==> onyx <==
## cordic_dds
module cordic_dds # (
   parameter DW = 16,                
   parameter PIPE_DEPTH = 14,        
   parameter limP = 16'h4dba         
)
( 
   sin_o, cos_o, err_o,
   clk, phase_i
);
make LEC_CHECK=0 CAP_MARGIN=20 CORE_MARGIN=2 CORE_UTILIZATION=72 CTS_CLUSTER_SIZE=34 SLEW_MARGIN=20 finish   # period 3.09 ns
run.sh (not shown) runs the stock make flow with config.mk's settings and CLKGATE_MAP_FILE=.
==> juniper: changes against onyx <==
- CORE_UTILIZATION: 72 -> 70
- CTS_CLUSTER_DIAMETER: default -> 232
- CTS_CLUSTER_SIZE: 34 -> 12
- GPL_ROUTABILITY_DRIVEN: default -> 0
- GPL_TIMING_DRIVEN: default -> 1
- PLACE_DENSITY_LB_ADDON: default -> 0.26
- SETUP_SLACK_MARGIN: default -> 0.45
- TNS_END_PERCENT: default -> 65
==> flow/constraint.sdc (replaced) <==
create_clock -name core_clock -period 4.05 [get_ports {clk}]
set_input_delay 0.8100 -clock core_clock [delete_from_list [all_inputs] [get_ports {clk}]]
set_output_delay 0.8100 -clock core_clock [all_outputs]
set_load 0.01 [all_outputs]
==> results.txt <==
fresh numbers from the pnr run: final setup margin=-158 ps, Worst R2R Start=y[9][15], nonclk buf count=approximately 440, layout check faults=negative setup slack, clk_skew=30.8 ps, status=failed layout checks, final setup vio count=9, Final Util=86.2%
[end of results for onyx]
==> results.txt <==
fresh numbers from the pnr run: clk_skew=approximately 17 ps, area share, top type=32.9%, final setup margin=521 ps, status=no timing/DRC/antenna violations, most common flop cell mapped by yosys=dfxtp_1, Worst R2R Start=y[6][6]
[end of results for juniper]

---

==> job 2459 <==
==> flow/design.v <==
module cordic_dds # (
   parameter DW = 16,                
   parameter PIPE_DEPTH = 14,        
   parameter limP = 16'h4dba         
)
( 
   sin_o, cos_o, err_o,
   clk, phase_i
);
   input             clk;
   input [DW-1:0]    phase_i;        
   output [DW:0]     sin_o, cos_o;   
   output [DW:0]     err_o;          
   reg [DW:0] cos_r, sin_o_r;
   reg [DW:0] x[PIPE_DEPTH:0];
   reg [DW:0] y[PIPE_DEPTH:0];
   reg [DW:0] z[PIPE_DEPTH:0];
   reg [1:0] quadrant [PIPE_DEPTH:0];
   wire [DW:0] atan_rom[PIPE_DEPTH:0];
   assign atan_rom[0] = 8189;
   assign atan_rom[1] = 4834;
   assign atan_rom[2] = 2554;
   assign atan_rom[3] = 1296;
   assign atan_rom[4] = 650;
   assign atan_rom[5] = 325;
   assign atan_rom[6] = 162;
   assign atan_rom[7] = 81;
   assign atan_rom[8] = 40;
   assign atan_rom[9] = 20;
   assign atan_rom[10] = 10;
   assign atan_rom[11] = 5;
   assign atan_rom[12] = 2;
   assign atan_rom[13] = 1;
   assign atan_rom[14] = 0;
   always @ (posedge clk) begin  
      x[0] <= {1'b0, limP};
      y[0] <= 0;
      z[0] <= {3'b0, phase_i[DW-1-2:0]};  
   end
   always @ (posedge clk) begin  
      x[1] <= x[0] - y[0];
      y[1] <= x[0] + y[0];
      z[1] <= z[0] - atan_rom[0];  
   end
   generate
      genvar k;
      for(k=1; k<PIPE_DEPTH; k=k+1) begin
         always @ (posedge clk) begin
            if (z[k][DW]) begin  
               x[k+1] <= x[k] + {{k{y[k][DW]}},y[k][DW:k]};  
               y[k+1] <= y[k] - {{k{x[k][DW]}},x[k][DW:k]};  
               z[k+1] <= z[k] + atan_rom[k];
            end else begin
               x[k+1] <= x[k] - {{k{y[k][DW]}},y[k][DW:k]};
               y[k+1] <= y[k] + {{k{x[k][DW]}},x[k][DW:k]};
               z[k+1] <= z[k] - atan_rom[k];
            end
         end
      end
   endgenerate
   always @ (posedge clk) begin
      quadrant[0] <= phase_i[DW-1:DW-2];
   end
   generate
      genvar j;
      for(j=0; j<PIPE_DEPTH; j=j+1) begin
         always @ (posedge clk) begin
            quadrant[j+1] <= quadrant[j];
         end
      end
   endgenerate
   always @ (posedge clk)
      case(quadrant[PIPE_DEPTH])
         2'b00: begin
            cos_r <= x[PIPE_DEPTH];  
            sin_o_r <= y[PIPE_DEPTH];  
         end
         2'b01: begin
            cos_r <= ~(y[PIPE_DEPTH]) + 1'b1;  
            sin_o_r <= x[PIPE_DEPTH];  
         end
         2'b10: begin
            cos_r <= ~(x[PIPE_DEPTH]) + 1'b1;  
            sin_o_r <= ~(y[PIPE_DEPTH]) + 1'b1;  
         end
         2'b11: begin
            cos_r <= y[PIPE_DEPTH];  
            sin_o_r <= ~(x[PIPE_DEPTH]) + 1'b1;  
         end
      endcase
   assign cos_o = cos_r;
   assign sin_o = sin_o_r;
   assign err_o = z[PIPE_DEPTH];
endmodule
==> flow/run.sh <==
#!/bin/bash
# the make line also repeats each setting of config.mk as NAME=value (left out here)
make -C /OpenROAD-flow-scripts/flow DESIGN_CONFIG=/design/flow/config.mk WORK_HOME=/design/flow/orfs CLKGATE_MAP_FILE= finish
==> flow/config.mk <==
export PLATFORM = sky130hd
export DESIGN_NAME = cordic_dds
export DESIGN_NICKNAME = cordic_dds
export VERILOG_FILES = /design/flow/design.v
export SDC_FILE = /design/flow/constraint.sdc
export NUM_CORES = 4
export LEC_CHECK = 0
export ABC_AREA = 1
export CAP_MARGIN = 20
export CORE_MARGIN = 2
export CORE_UTILIZATION = 72
export CTS_CLUSTER_DIAMETER = 232
export CTS_CLUSTER_SIZE = 14
export GPL_ROUTABILITY_DRIVEN = 1
export GPL_TIMING_DRIVEN = 1
export SETUP_SLACK_MARGIN = -0.12
export SLEW_MARGIN = 20
export TNS_END_PERCENT = 65
==> flow/constraint.sdc <==
create_clock -name core_clock -period 2.22 [get_ports {clk}]
set_input_delay 0.4440 -clock core_clock [delete_from_list [all_inputs] [get_ports {clk}]]
set_output_delay 0.4440 -clock core_clock [all_outputs]
set_load 0.01 [all_outputs]
==> inputs of job 4880, as changes to job 2459 <==
==> flow/config.mk (replaced) <==
export PLATFORM = sky130hd
export DESIGN_NAME = cordic_dds
export DESIGN_NICKNAME = cordic_dds
export VERILOG_FILES = /design/flow/design.v
export SDC_FILE = /design/flow/constraint.sdc
export NUM_CORES = 4
export LEC_CHECK = 0
export CAP_MARGIN = 20
export CORE_MARGIN = 2
export CORE_UTILIZATION = 40
export SLEW_MARGIN = 20
==> flow/constraint.sdc (replaced) <==
create_clock -name core_clock -period 4.0 [get_ports {clk}]
set_input_delay 0.8000 -clock core_clock [delete_from_list [all_inputs] [get_ports {clk}]]
set_output_delay 0.8000 -clock core_clock [all_outputs]
set_load 0.01 [all_outputs]
==> inputs of job 4310, as changes to job 2459 <==
==> flow/config.mk (replaced) <==
export PLATFORM = sky130hd
export DESIGN_NAME = cordic_dds
export DESIGN_NICKNAME = cordic_dds
export VERILOG_FILES = /design/flow/design.v
export SDC_FILE = /design/flow/constraint.sdc
export NUM_CORES = 4
export LEC_CHECK = 0
export ABC_AREA = 1
export CAP_MARGIN = 20
export CELL_PAD_IN_SITES_GLOBAL_PLACEMENT = 1
export CORE_MARGIN = 5
export CORE_UTILIZATION = 35
export CTS_CLUSTER_SIZE = 53
export MAX_ROUTING_LAYER = met5
export MIN_ROUTING_LAYER = met2
export PLACE_DENSITY_LB_ADDON = 0.12
export SETUP_SLACK_MARGIN = -0.02
export SLEW_MARGIN = 40
==> flow/constraint.sdc (replaced) <==
create_clock -name core_clock -period 3.28 [get_ports {clk}]
set_input_delay 0.6560 -clock core_clock [delete_from_list [all_inputs] [get_ports {clk}]]
set_output_delay 0.6560 -clock core_clock [all_outputs]
set_load 0.01 [all_outputs]
==> inputs of job 390, as changes to job 2459 <==
--- a/flow/config.mk
+++ b/flow/config.mk
@@ -11,8 +11,3 @@
 export CORE_UTILIZATION = 72
-export CTS_CLUSTER_DIAMETER = 232
-export CTS_CLUSTER_SIZE = 14
-export GPL_ROUTABILITY_DRIVEN = 1
-export GPL_TIMING_DRIVEN = 1
-export SETUP_SLACK_MARGIN = -0.12
+export CTS_CLUSTER_SIZE = 37
 export SLEW_MARGIN = 20
-export TNS_END_PERCENT = 65
==> flow/constraint.sdc (replaced) <==
create_clock -name core_clock -period 2.74 [get_ports {clk}]
set_input_delay 0.5480 -clock core_clock [delete_from_list [all_inputs] [get_ports {clk}]]
set_output_delay 0.5480 -clock core_clock [all_outputs]
set_load 0.01 [all_outputs]
==> comparison table <==
| item | job 390 | job 4880 | job 2459 | job 4310 |
|---|---|---|---|---|
| Clock transition at path regs | 0.06 ns | 0.06 ns | - | 0.06 ns |
| AO/OA Area Share | 11.1% | 19.3% | 11.1% | 11.1% |
| H-Tree Depth | 3 | 3 | 2 | 3 |
| Transition time at the pin with the least slew margin | 0.827 ns | 0.813 ns | - | 0.829 ns |
| Met2 WL | 64800 um | 47600 um | - | 82000 um |
| Total cell area reported by yosys after synthesis | 51200 um^2 | 43700 um^2 | 51200 um^2 | 51200 um^2 |
| Status | complete, no violations | complete, no violations | aborted with a tool error | complete, no violations |
| Failing step | - | - | global routing | - |
| Flip-flop and latch count | 718 | 718 | - | 718 |
| Final instance count without filler cells | 8649 | 6480 | - | 9630 |
| Xor/xnor share of the synthesized area | 8.10% | 13.2% | 8.10% | 8.10% |
| Syn_nets | 8141 | 5522 | 8141 | 8141 |
| Estimated wirelength of the detail-placed design | 106000 um | 76600 um | 110000 um | 125000 um |
| Cell area after placement | 53200 um^2 | 46200 um^2 | 57800 um^2 | 54300 um^2 |
| Inverter tally of the final layout excluding the clock network | 918 | 291 | - | 916 |
| Antenna Cells | 0 | 0 | - | 3 |
| Inserted Clock Buffers | 80 | 82 | 57 | 91 |
| Top Metal Used | met4 | met4 | - | met5 |
